==> flow/design.v (excerpt) <==
module apollo_top(
	input clk,
   input rst_n,
	input rs232_rx,	 
	output rs232_tx,	 
	input[7:0] in_ad_data,
	output out_ad_clk,
	output Sftclk,
	output Lchclk,
	output SDout,
	output test1,
	output test2
    );
Size in the first run: roughly 4,400 cells after synthesis, roughly 1,400 flip-flops, ~18 I/O pins, roughly 57,000 um^2 of cells after synthesis.
Settings: LEC_CHECK=0, CAP_MARGIN=10, CORE_MARGIN=2, CORE_UTILIZATION=72, CTS_CLUSTER_DIAMETER=27, CTS_CLUSTER_SIZE=51, HOLD_SLACK_MARGIN=0.11, PLACE_DENSITY_LB_ADDON=0.0, SETUP_SLACK_MARGIN=1.31, SLEW_MARGIN=20; clock period 4.41 ns.
run.sh (not shown) runs the stock make flow with config.mk's settings and CLKGATE_MAP_FILE=.
Rerun with:
--- a/flow/config.mk
+++ b/flow/config.mk
@@ -8 +8,2 @@
-export CAP_MARGIN = 10
+export ABC_AREA = 1
+export CAP_MARGIN = 20
@@ -11,5 +12 @@
-export CTS_CLUSTER_DIAMETER = 27
-export CTS_CLUSTER_SIZE = 51
-export HOLD_SLACK_MARGIN = 0.11
-export PLACE_DENSITY_LB_ADDON = 0.0
-export SETUP_SLACK_MARGIN = 1.31
+export PLACE_DENSITY_LB_ADDON = 0.28
==> flow/constraint.sdc (replaced) <==
create_clock -name core_clock -period 16.0 [get_ports {clk}]
set_input_delay 3.2000 -clock core_clock [delete_from_list [all_inputs] [get_ports {clk}]]
set_output_delay 3.2000 -clock core_clock [all_outputs]
set_load 0.01 [all_outputs]
- clock-buffer cell count goes down by 163
- hold slack barely changes
- sequential power falls by 72%
- synthesized cell count came out higher by 54%
- power came out lower by 80%
- sequential share of layout area goes up by 4.1 points
- setup slack improves by 9.1 ns
- wire length goes up by 1.5%
- die size goes up by 2.0%

========
## build 56
apollo_top again, from the RTL that the note above started with.
Settings: LEC_CHECK=0, ABC_AREA=1, CAP_MARGIN=20, CORE_MARGIN=2, CORE_UTILIZATION=70, PLACE_DENSITY_LB_ADDON=0.28, SETUP_SLACK_MARGIN=3.87, SLEW_MARGIN=20; clock period 14.1 ns.
What build 80 does differently from build 56 at the input level:
Settings: swapping 70 for 40 in CORE_UTILIZATION; putting PLACE_DENSITY at 0.6 where nothing was set; clearing PLACE_DENSITY_LB_ADDON, which used to be 0.28; clearing ABC_AREA, which used to be 1; clearing SETUP_SLACK_MARGIN, which used to be 3.87; swapping 14.1 for 4.95 in the clock period (ns, I/O delays scaled along).
Notes after the runs:
Diff build 56 -> build 80 | relative area of non-clock buffer cells in the final design | increase of 0.46 points
Relative to build 56, the area growth from synthesis to layout of build 80 is higher by 3.5 points.
Of build 56 and build 80, the run reporting the lower minimum hold slack was build 80.
Build 80 reports its category of the critical setup timing path as register to output pin while build 56 reports input port to async pin.
The inputs of build 95 differ from those of build 80 as listed below.
Settings: putting PLACE_DENSITY_LB_ADDON at 0.0 where nothing was set; swapping 40 for 72 in CORE_UTILIZATION; putting SETUP_SLACK_MARGIN at 1.15 where nothing was set; clearing PLACE_DENSITY, which used to be 0.6; swapping 4.95 for 4.45 in the clock period (ns, I/O delays scaled along).
## What came out
- Internal power: build 95 vs build 80 up 9.5%
- Lower peak per-stage delay on the critical path was reported by build 95, not build 80.
- Max ratio of total power to cell area across build 95 and build 80: build 95
- Build 95 vs. build 80: global-route usage went up by 11 points.
- Summary: with build 80 as the reference, global-route wire length before repair in build 95 moved up slightly.
- Looking only at detailed-routing iteration count for the pre-antenna-repair pass, and setting everything else aside, the higher value of build 95 and build 80 goes to build 95.
- The clock share of power reported for build 95 is smaller than that of build 80 by 1.0 points.
- Going from build 80 to build 95, the count of standard-cell rows was found to have gone down by 25%.
Input-level comparison between build 11 and build 95:
Settings: CTS_CLUSTER_SIZE: unset -> 51; CTS_CLUSTER_DIAMETER: unset -> 28; TNS_END_PERCENT: unset -> 5; SETUP_SLACK_MARGIN: 1.15 -> 1.31; the clock period (ns, I/O delays scaled along): 4.45 -> 4.41.
==> comparison <==
Comparing build 11 and build 95, aggregate global-route resource usage is lower on build 95.
Row setup slack of the critical path after layout: build 11 lower / build 95 higher
Run comparison: build 11 worst hold-check path type register to register; build 95 worst hold-check path type input port to async pin
For the maximum fanout encountered on the critical timing path, build 11 came in 1 lower than build 95 did.
STATUS final area: build 11 loses against build 95
For the required time at the endpoint of the critical path, build 11 came in 0.03 ns lower than build 95 did.
[compare] base=build 95 new=build 11: via-per-instance ratio saw an increase; global-route wire length before repair saw an increase; post-CTS setup-driven buffer insertion count saw an increase; total stage count of the critical path saw little to no change; worst-case hold slack saw an increase.
On hold buffer count at CTS: between build 11 and build 95, it ends up higher for build 11.
--- input diff build 11..build 65 ---
Settings: a deleted SETUP_SLACK_MARGIN that had been 1.31; a deleted PLACE_DENSITY_LB_ADDON that had been 0.0; a deleted CTS_CLUSTER_SIZE that had been 51; a deleted TNS_END_PERCENT that had been 5; a deleted CTS_CLUSTER_DIAMETER that had been 28; a change of CORE_UTILIZATION from 72 to 68; a change of the clock period (ns, I/O delays scaled along) from 4.41 to 7.86.
[summary]
- Build 65 went all the way through synthesis, placement and routing and the layout is clean on timing, DRC and antenna.
- Delta (build 65 minus build 11): maximum fanout along the worst path grew by 1; total power lost about 55%; layout buffer count excluding clock buffers fell about 50%; layout-stage area growth over the synthesis result has decreased; filler-free cell count of the finished design shrank by 201.
- Share of the clock period used by the worst path delta for build 65 relative to build 11: 16 points lower
- met1 track demand over resource, build 11 and build 65, lower one = build 65.
- Compared with build 11, die size in build 65 increased by a few percent.
### build 65 -> build 96
Settings: setting SETUP_SLACK_MARGIN to 3.87 for the first time; changing CORE_UTILIZATION from 68 to 65; changing the clock period (ns, I/O delays scaled along) from 7.86 to 14.1.
Findings:
- Between build 96 and build 65, total power is lower for build 96, build 65 comes in above that.
- Min overall routed net length across build 96 and build 65: build 65
- Between build 96 and build 65, core occupancy in the finished layout is higher for build 65, build 96 comes in under that.
- Compared with build 65, build 96 shows global-route wire length before repair that has gone up slightly.
- Looking at build 96 and build 65, the design area is a wash.
- On sequential share of layout area, build 96 and build 65 are basically level.
- Compared to build 65, build 96 was floorplanned on a bigger die.
- In the final design statistics, build 96 uses more standard cells in total than build 65.

========
Starting RTL as in the previous note.
// apollo_top
module apollo_top(
	input clk,
   input rst_n,
	input rs232_rx,	 
	output rs232_tx,	 
	input[7:0] in_ad_data,
	output out_ad_clk,
	output Sftclk,
	output Lchclk,
	output SDout,
	output test1,
	output test2
    );
make LEC_CHECK=0 ABC_AREA=1 CAP_MARGIN=5 CELL_PAD_IN_SITES_DETAIL_PLACEMENT=0 CELL_PAD_IN_SITES_GLOBAL_PLACEMENT=0 CORE_ASPECT_RATIO=1.55 CORE_MARGIN=2 CORE_UTILIZATION=71 CTS_CLUSTER_DIAMETER=360 CTS_CLUSTER_SIZE=15 GPL_ROUTABILITY_DRIVEN=1 MAX_ROUTING_LAYER=met4 PLACE_DENSITY_LB_ADDON=0.18 SETUP_SLACK_MARGIN=-0.11 SLEW_MARGIN=40 finish   # period 2.58 ns
The baseline finished with negative setup slack left.
Next try:
Settings changed: ABC_AREA 1 to default, CAP_MARGIN 5 to 20, CELL_PAD_IN_SITES_GLOBAL_PLACEMENT 0 to default, CORE_UTILIZATION 71 to 70, CTS_CLUSTER_DIAMETER 360 to 121, CTS_CLUSTER_SIZE 15 to default, GPL_ROUTABILITY_DRIVEN 1 to 0, MAX_ROUTING_LAYER met4 to default, SETUP_SLACK_MARGIN -0.11 to 1.03.
Clock period 2.58 ns to 4.38 ns, I/O delays scaled along.
Effect: The changed run completed without violations. Final cell count drops by 29%. Clock skew climbs by 3.7 ps. Setup slack gets better by 1300 ps. Count of clock-buffer cells in the layout climbs by 21. Worst hold slack gets worse by 170 ps. Cell area is about the same. First-iteration DRC count drops by 48%. Power drops by 36%.
Next try:
Settings changed: CELL_PAD_IN_SITES_DETAIL_PLACEMENT 0 to default, CORE_ASPECT_RATIO 1.55 to default, CORE_UTILIZATION 70 to 72, CTS_CLUSTER_DIAMETER 121 to 28, CTS_CLUSTER_SIZE from default to 47, GPL_ROUTABILITY_DRIVEN 0 to default, HOLD_SLACK_MARGIN from default to 0.29, PLACE_DENSITY_LB_ADDON 0.18 to 0.0, SETUP_SLACK_MARGIN 1.03 to 1.29, SLEW_MARGIN 40 to 20.
Outcome:
- worst setup slack is about the same
- via count goes up by 6.9%
- die area fell by 2.8%
- global-route usage rose by 5.0 points
Next try:
Settings changed: CAP_MARGIN 20 to 0, CELL_PAD_IN_SITES_DETAIL_PLACEMENT from default to 0, CORE_ASPECT_RATIO from default to 1.55, CTS_CLUSTER_DIAMETER 28 to 394, CTS_CLUSTER_SIZE 47 to default, GPL_ROUTABILITY_DRIVEN from default to 0, HOLD_SLACK_MARGIN 0.29 to default, PLACE_DENSITY from default to 0.35, PLACE_DENSITY_LB_ADDON 0.0 to default, SLEW_MARGIN 20 to 15.
Result: The new run finished with timing, DRC and antenna clean. Clock skew went down by 9.9 ps. Core utilization went down by 6.3 points. Global-route usage went down by 4.5 points. Cell count went down by 4.3%. Synthesized cell count is unchanged. Total power went down by 30%. Hold slack is about the same.

========
apollo_top again, from the RTL that the note above started with.
==> flow/design.v (excerpt) <==
module apollo_top(
	input clk,
   input rst_n,
	input rs232_rx,	 
	output rs232_tx,	 
	input[7:0] in_ad_data,
	output out_ad_clk,
	output Sftclk,
	output Lchclk,
	output SDout,
	output test1,
	output test2
    );
wire[7:0] tx_in;
wire tx_write;
wire[7:0] rx_out;
wire rx_over;
my_uart	uart(	.clk(clk),
					.rst_n(rst_n),
					.rs232_rx(rs232_rx),
					.rs232_tx(rs232_tx),
					.tx_in(tx_in),
					.tx_write(tx_write),
					.rx_out(rx_out),
					.rx_over(rx_over)
					);
wire[7:0] recv_in;
wire recv_write;
wire recv_en;
wire recv_rst;
wire [7:0] scode;
wire scode_rdy;
wire [7:0] level;
controller controller(	.clk(clk),
								.rst_n(rst_n),
								.rx_out(rx_out),
								.rx_over(rx_over),
								.recv_in(recv_in),
								.recv_write(recv_write),
								.tx_in(tx_in),
								.tx_write(tx_write),
								.recv_ce(recv_en),
								.recv_rst(recv_rst),
								.scode(scode),
								.scode_rdy(scode_rdy),
								.level(level)
								);
segment_driver segment(	.clk(clk),
								.rst_n(rst_n),
								.bin({2'b00, scode}),
								.refresh(scode_rdy),
								.Sftclk(Sftclk),
								.Lchclk(Lchclk),
								.SDout(SDout));
wire[7:0] ad_data_in;
wire ad_data_rdy;
wire recv_rst_n = rst_n & recv_rst;
ad_driver ad_driver(	.clk(clk),
							.ce(recv_en),
							.rst_n(recv_rst_n),
							.din(in_ad_data),
							.clk_out(out_ad_clk),
							.dout(ad_data_in),
							.ready(ad_data_rdy));
receiver receiver(	.clk(clk),
							.ce(recv_en),
							.rst_n(recv_rst_n),
							.level(level),
							.din(ad_data_in),
							.den(ad_data_rdy),
							.dout(recv_in),
							.drdy(recv_write),
							.test1(test1),
							.test2(test2));
endmodule
clock: 7.88 ns
lec_check: 0
cap_margin: 20
core_margin: 2
core_utilization: 40
place_density: 0.6
setup_slack_margin: 0.16
slew_margin: 20
Change:
- CELL_PAD_IN_SITES_GLOBAL_PLACEMENT: default -> 3
- GPL_TIMING_DRIVEN: default -> 0
- PLACE_DENSITY: 0.6 -> default
- SETUP_SLACK_MARGIN: 0.16 -> -0.13
- clock period: 7.88 -> 20.0 ns (I/O delays scaled with it)
Result:
- hold slack hardly moves
- design area came out higher slightly
- total power drops by well over a third
- area after synthesis is unchanged
- global-route usage rises by 2.5 points
- non-clock buffer count increases by 190
- sequential cell count does not change
- clock skew is about the same
Change:
- ABC_AREA: default -> 1
- CELL_PAD_IN_SITES_DETAIL_PLACEMENT: default -> 2
- CELL_PAD_IN_SITES_GLOBAL_PLACEMENT: 3 -> default
- CORE_UTILIZATION: 40 -> 38
- CTS_CLUSTER_SIZE: default -> 72
- GPL_TIMING_DRIVEN: 0 -> default
- PLACE_DENSITY: default -> 0.6
- SETUP_SLACK_MARGIN: -0.13 -> default
The new run completed, yet does not pass: capacitance limit, slew limit.
Clock skew climbs by 0.041 ns.
Design area drops by 0.38%.
Fmax drops by 6.3%.
Sequential share of layout area climbs by 0.20 points.
Area after synthesis climbs by 2.0%.
Hold slack gains 0.037 ns.
Routed wire length climbs to 2.7 times its value.
Via count climbs by 65%.
Clock-buffer cell count drops by 28.
Worst setup slack loses 0.50 ns.
Non-clock buffer count drops by 182.
Power and IR drop assume default switching activity.
